maple:
==> flow/design.v <==
`timescale 1ns/10ps
module CannyEdge(dAddrRegRow, dAddrRegCol, bWE, bCE, InData, OutData,
	OPMode, bOPEnable, dReadReg, dWriteReg,	tclk, rst_b);
	input 	[2:0]				dAddrRegRow, dAddrRegCol;
	input						bWE, bCE;
	input 	[8-1:0] 	InData;
	output	[8-1:0] 	OutData;
	reg		[8-1:0] 	OutData;
	input 	[2:0]				OPMode;
	input 						bOPEnable;
	input 	[3:0]				dReadReg, dWriteReg;
	input						tclk, rst_b;
	reg 	[8-1:0]	regX[0:24];	 
	reg 	[8-1:0]	regY6;		 
	reg 	[8-1:0]	regZ[0:12];	 
	wire	[5:0]			wIdx = dAddrRegRow*3'd5 + dAddrRegCol;	 
	wire	[8-1:0]	gf[0:24];	 
	reg 	[8-1:0]	Out_gf, Out_gradient, Out_direction, Out_bThres;
	parameter		dThresHigh = 15;
	parameter		dThresLow = 10;
	parameter		dWidth = 200;
	parameter		dHeight = 200;
	reg			[14:0]	tpSum;
	reg			[1:0]	IntSignal;
	reg signed [31:0]	Gx, Gy, fGx, fGy;
	reg signed	[1:0]	dx, dy;
	integer	k;
	assign gf[0] =1;  assign gf[1] =3;  assign gf[2] =4;  assign gf[3] =3;  assign gf[4] =1;
	assign gf[5] =3;  assign gf[6] =7;  assign gf[7] =10; assign gf[8] =7;  assign gf[9] =3;
	assign gf[10]=4;  assign gf[11]=10; assign gf[12]=16; assign gf[13]=10; assign gf[14]=4;
	assign gf[15]=3;  assign gf[16]=7;  assign gf[17]=10; assign gf[18]=7;  assign gf[19]=3;
	assign gf[20]=1;  assign gf[21]=3;  assign gf[22]=4;  assign gf[23]=3;  assign gf[24]=1;
	always @(posedge tclk or negedge rst_b)
	begin
		if(!rst_b) begin
			IntSignal <= 2'b00;
		end
		else if(bCE==1'b0 && bWE==1'b0) 
		begin
			if(dWriteReg == 0)
				regX[wIdx] <= InData;
			else if(dWriteReg == 1) begin
				if(wIdx == 6)
					regY6 <= InData;
			end
			else if(dWriteReg == 2) begin
				if(wIdx <= 12)
					regZ[wIdx] <= InData;
			end
		end
		else if(bCE==1'b0 && bWE==1'b1)
		begin
			if(dReadReg == 0)
				OutData <= Out_gf;
			else if(dReadReg == 1)
				OutData <= Out_gradient;
			else if(dReadReg == 2)
				OutData <= Out_direction;
			else if(dReadReg == 3)
				OutData <= Out_gradient;
			else if(dReadReg == 4)
				OutData <= Out_bThres;
			else
				OutData <= OutData;
		end
		else
		begin
			if(bOPEnable==1'b0)
			begin
				if(OPMode == 0)
				begin
					if(IntSignal == 2'b00)	begin
						tpSum <= (gf[0]*regX[0]+gf[1]*regX[1]+gf[2]*regX[2]+gf[3]*regX[3]+gf[4]*regX[4]+gf[5]*regX[5]+gf[6]*regX[6]+gf[7]*regX[7]+gf[8]*regX[8]+gf[9]*regX[9]+gf[10]*regX[10]+gf[11]*regX[11]+gf[12]*regX[12]+gf[13]*regX[13]+gf[14]*regX[14]+gf[15]*regX[15]+gf[16]*regX[16]+gf[17]*regX[17]+gf[18]*regX[18]+gf[19]*regX[19]+gf[20]*regX[20]+gf[21]*regX[21]+gf[22]*regX[22]+gf[23]*regX[23]+gf[24]*regX[24]);
						IntSignal <= 2'b01;
					end
					else if(IntSignal == 2'b01) begin
						Out_gf <= tpSum >> 7;				 
					end
					else begin
						Out_gf <= Out_gf;
						IntSignal <= IntSignal;
					end
				end
				else if(OPMode == 1)
				begin
					if(IntSignal == 2'b00)	begin
						Gx <= -regX[0]-2*regX[5]-regX[10]+regX[2]+2*regX[7]+regX[12];
						Gy <= +regX[0]+2*regX[1]+regX[2]-regX[10]-2*regX[11]-regX[12];
						IntSignal <= 2'b01;
					end
					else if(IntSignal == 2'b01) begin
						if(Gx >= 0 && Gy >= 0)
							Out_gradient <= (Gx+Gy)/8;
						else if(Gx < 0 && Gy >=0)
							Out_gradient <= (-Gx+Gy)/8;
						else if(Gx >= 0 && Gy < 0)
							Out_gradient <= (Gx-Gy)/8;
						else if(Gx < 0 && Gy < 0)
							Out_gradient <= (-Gx-Gy)/8;
						else
							Out_gradient <= Out_gradient;
						IntSignal <= 2'b10;
					end	
					else if(IntSignal == 2'b10) begin
						if(Gy < 0)
						begin
							fGx <= -Gx;
							fGy <= -Gy;
						end
						else
						begin
							fGx <= Gx;
							fGy <= Gy;
						end
						IntSignal <= 2'b11;
					end
					else if(IntSignal == 2'b11) begin
						if(fGx >=0)
						begin
							if(fGy <= fGx>>1)  
								Out_direction <= 0;
							else if(fGy > fGx>>1 && fGy <= fGx*25/10)  
								Out_direction <= 45;
							else if(fGy > fGx*25/10)
								Out_direction <= 90;
							else
								Out_direction <= Out_direction;
						end
						else  
						begin
							if(fGy <= -fGx>>1)
								Out_direction <= 0;
							else if(fGy > -fGx>>1 && fGy <= -fGx*25/10)
								Out_direction <= 135;
							else if(fGy > -fGx*25/10)
								Out_direction <= 90;
							else
								Out_direction <= Out_direction;
						end
						IntSignal <= IntSignal;
					end
				end
				else if(OPMode == 2)
				begin
					if(IntSignal == 2'b00) begin
						if(regY6 == 0) begin
							dx <= 1;
							dy <= 0;
						end
						else if(regY6 == 45) begin
							dx <= -1;
							dy <= 1;
						end
						else if(regY6 == 90) begin
							dx <= 0;
							dy <= 1;
						end
						else if(regY6 == 135) begin
							dx <= 1;
							dy <= 1;
						end
						else begin
							dx <= 0; 
							dy <= 0; 
						end
						IntSignal <= 2'b01;
					end
					else if(IntSignal == 2'b01) begin
						if(regX[6] < regX[6-5*dy-dx] | regX[6] < regX[6+5*dy+dx])
							regX[6] <= 0;
						IntSignal <= IntSignal;
						Out_gradient <= regX[6];
					end
				end
				else if(OPMode == 3)
				begin
					if(IntSignal == 2'b00) begin
						if(regY6 == 0) begin
							dx <= 1;
							dy <= 0;
						end
						else if(regY6 == 45) begin
							dx <= -1;
							dy <= 1;
						end
						else if(regY6 == 90) begin
							dx <= 0;
							dy <= 1;
						end
						else if(regY6 == 135) begin
							dx <= 1;
							dy <= 1;
						end
						else begin
							dx <= 0; 
							dy <= 0; 
						end
						IntSignal <= 2'b01;
					end	
					else if(IntSignal == 2'b01) begin
						if(regX[6] >= dThresHigh)		 
							Out_bThres <= 1;
						else if(regX[6] <= dThresLow)	 
							Out_bThres <= 0;
						else							 
						begin
							if(regX[6-5*dy-dx] >= dThresHigh || regX[6+5*dy+dx] >= dThresHigh)
								Out_bThres <= 1;
							else if(regZ[6-5*dy-dx] == 1 || regZ[6+5*dy+dx] == 1)
								Out_bThres <= 1;
							else
								Out_bThres <= 0;
						end
						IntSignal <= IntSignal;
					end
				end
			end	
			else  
				IntSignal <= 2'b00;
		end  
	end
endmodule
Settings: LEC_CHECK=0, ABC_AREA=1, CAP_MARGIN=20, CORE_ASPECT_RATIO=1.16, CORE_MARGIN=2, CORE_UTILIZATION=26, CTS_CLUSTER_DIAMETER=100, GPL_TIMING_DRIVEN=0, MIN_ROUTING_LAYER=met2, PLACE_DENSITY_LB_ADDON=0.02, SETUP_SLACK_MARGIN=5.0, SLEW_MARGIN=20; clock period 32.8 ns.
run.sh (not shown) runs the stock make flow with config.mk's settings and CLKGATE_MAP_FILE=.
maple completed every stage of the flow, and the final layout passed the timing, DRC and antenna checks.
Input changes introduced in nickel (baseline for comparison: maple):
- MAX_ROUTING_LAYER: unset -> met4
- GPL_TIMING_DRIVEN: 0 -> unset
- CTS_CLUSTER_DIAMETER: 100 -> unset
- CORE_UTILIZATION: 26 -> 66
- PLACE_DENSITY_LB_ADDON: 0.02 -> unset
- ABC_AREA: 1 -> unset
- MIN_ROUTING_LAYER: met2 -> met1
- the clock period (ns, I/O delays scaled along): 32.8 -> 18.3
[summary]
Ran to the end and failed final checks on setup timing: nickel.
maple vs nickel, termination of the worst setup path: Out_direction[4]$_DFFE_PP_ vs Out_direction[2]$_DFFE_PP_
Taking maple as the reference, in nickel final instance area has increased, met3 track utilization from global routing has decreased, mean instance size in the synthesized netlist has increased.
Wire: nickel routes less than maple
Buffer count excluding the clock tree in the final layout: maple and nickel compared, lower one is maple
Relative to nickel, the following input files were edited for garnet:
- removing MAX_ROUTING_LAYER (formerly met4)
- removing MIN_ROUTING_LAYER (formerly met1)
- removing CORE_ASPECT_RATIO (formerly 1.16)
- changing CORE_UTILIZATION from 66 to 40
- removing SETUP_SLACK_MARGIN (formerly 5.0)
- changing the clock period (ns, I/O delays scaled along) from 18.3 to 23.6
[summary]
garnet: PASS, flow complete, no timing, DRC or antenna violations
Compared with nickel, in garnet sequential cell count shows no meaningful change; number of buffers inserted during clock tree synthesis shows an increase of 7.
In the metrics for nickel and garnet, the one carrying the lower initial antenna violation count is garnet.
As of garnet, average via count per standard cell had fallen by more than 10% compared to nickel.
For total wirelength of the detailed-routed design, dividing the value from garnet by the value from nickel gives 0.851.
Compare nickel and garnet | share of cell area taken by multi-input logic gates lower: nickel
Count of clock-buffer cells in the layout for garnet is higher than for nickel.
Modified inputs, zinc compared to garnet
- putting ABC_AREA at 1 where nothing was set
- putting MAX_ROUTING_LAYER at met4 where nothing was set
- putting TNS_END_PERCENT at 80 where nothing was set
- swapping 40 for 66 in CORE_UTILIZATION
- putting CTS_CLUSTER_SIZE at 74 where nothing was set
- swapping 23.6 for 16.7 in the clock period (ns, I/O delays scaled along)
### Flow results
garnet ended with every stage complete and zero timing, DRC or antenna violations.
From the logs: zinc reached the end of the flow and failed the layout checks with setup timing.
On area overhead of the layout relative to synthesis: between zinc and garnet, it ends up higher for zinc.
zinc vs. garnet: final routed wirelength across all metal layers now sits higher, clock skew now sits higher, relative area of clock buffers and inverters in the final design decreased by 0.35 points relative to the old numbers.
zinc against garnet: post-synthesis average cell area went down 1.1 µm².
Diff garnet -> zinc: first-pass iteration count of the detailed router moved up, remaining antenna violation count after routing level, setup slack of the critical path after layout moved down.
What yarrow does differently from zinc at the input level:
- a deleted CTS_CLUSTER_SIZE that had been 74
- a deleted ABC_AREA that had been 1
- a deleted MAX_ROUTING_LAYER that had been met4
- a deleted TNS_END_PERCENT that had been 80
- a change of the clock period (ns, I/O delays scaled along) from 16.7 to 17.6
Results
[flow] yarrow | stages: complete | final checks: fail | reason: setup timing. Looking at compound-cell area share of the yosys netlist, yarrow sits 10 points higher than zinc does. Route | yarrow vs zinc | wire longer in yarrow. Number of non-clock inverters in the layout sits lower in yarrow than in zinc. yarrow vs zinc — non-clock buffer count climbed by more than half.
--- input diff yarrow..sierra ---
- ABC_AREA newly set to 1
- CORE_UTILIZATION changed from 66 to 70
- the clock period (ns, I/O delays scaled along) changed from 17.6 to 16.5
What ended sierra was a tool error in 5_1_grt; the run never finished. yarrow -> sierra: number of instances resized during post-cts repair decreased by more than a quarter. Going from yarrow to sierra, number of nets at floorplan grew by a little under 10%. Die size, sierra vs yarrow: down by a little under 10%. sierra ends up with a summed instance area of the synthesized netlist that is 4.5% lower than in yarrow.
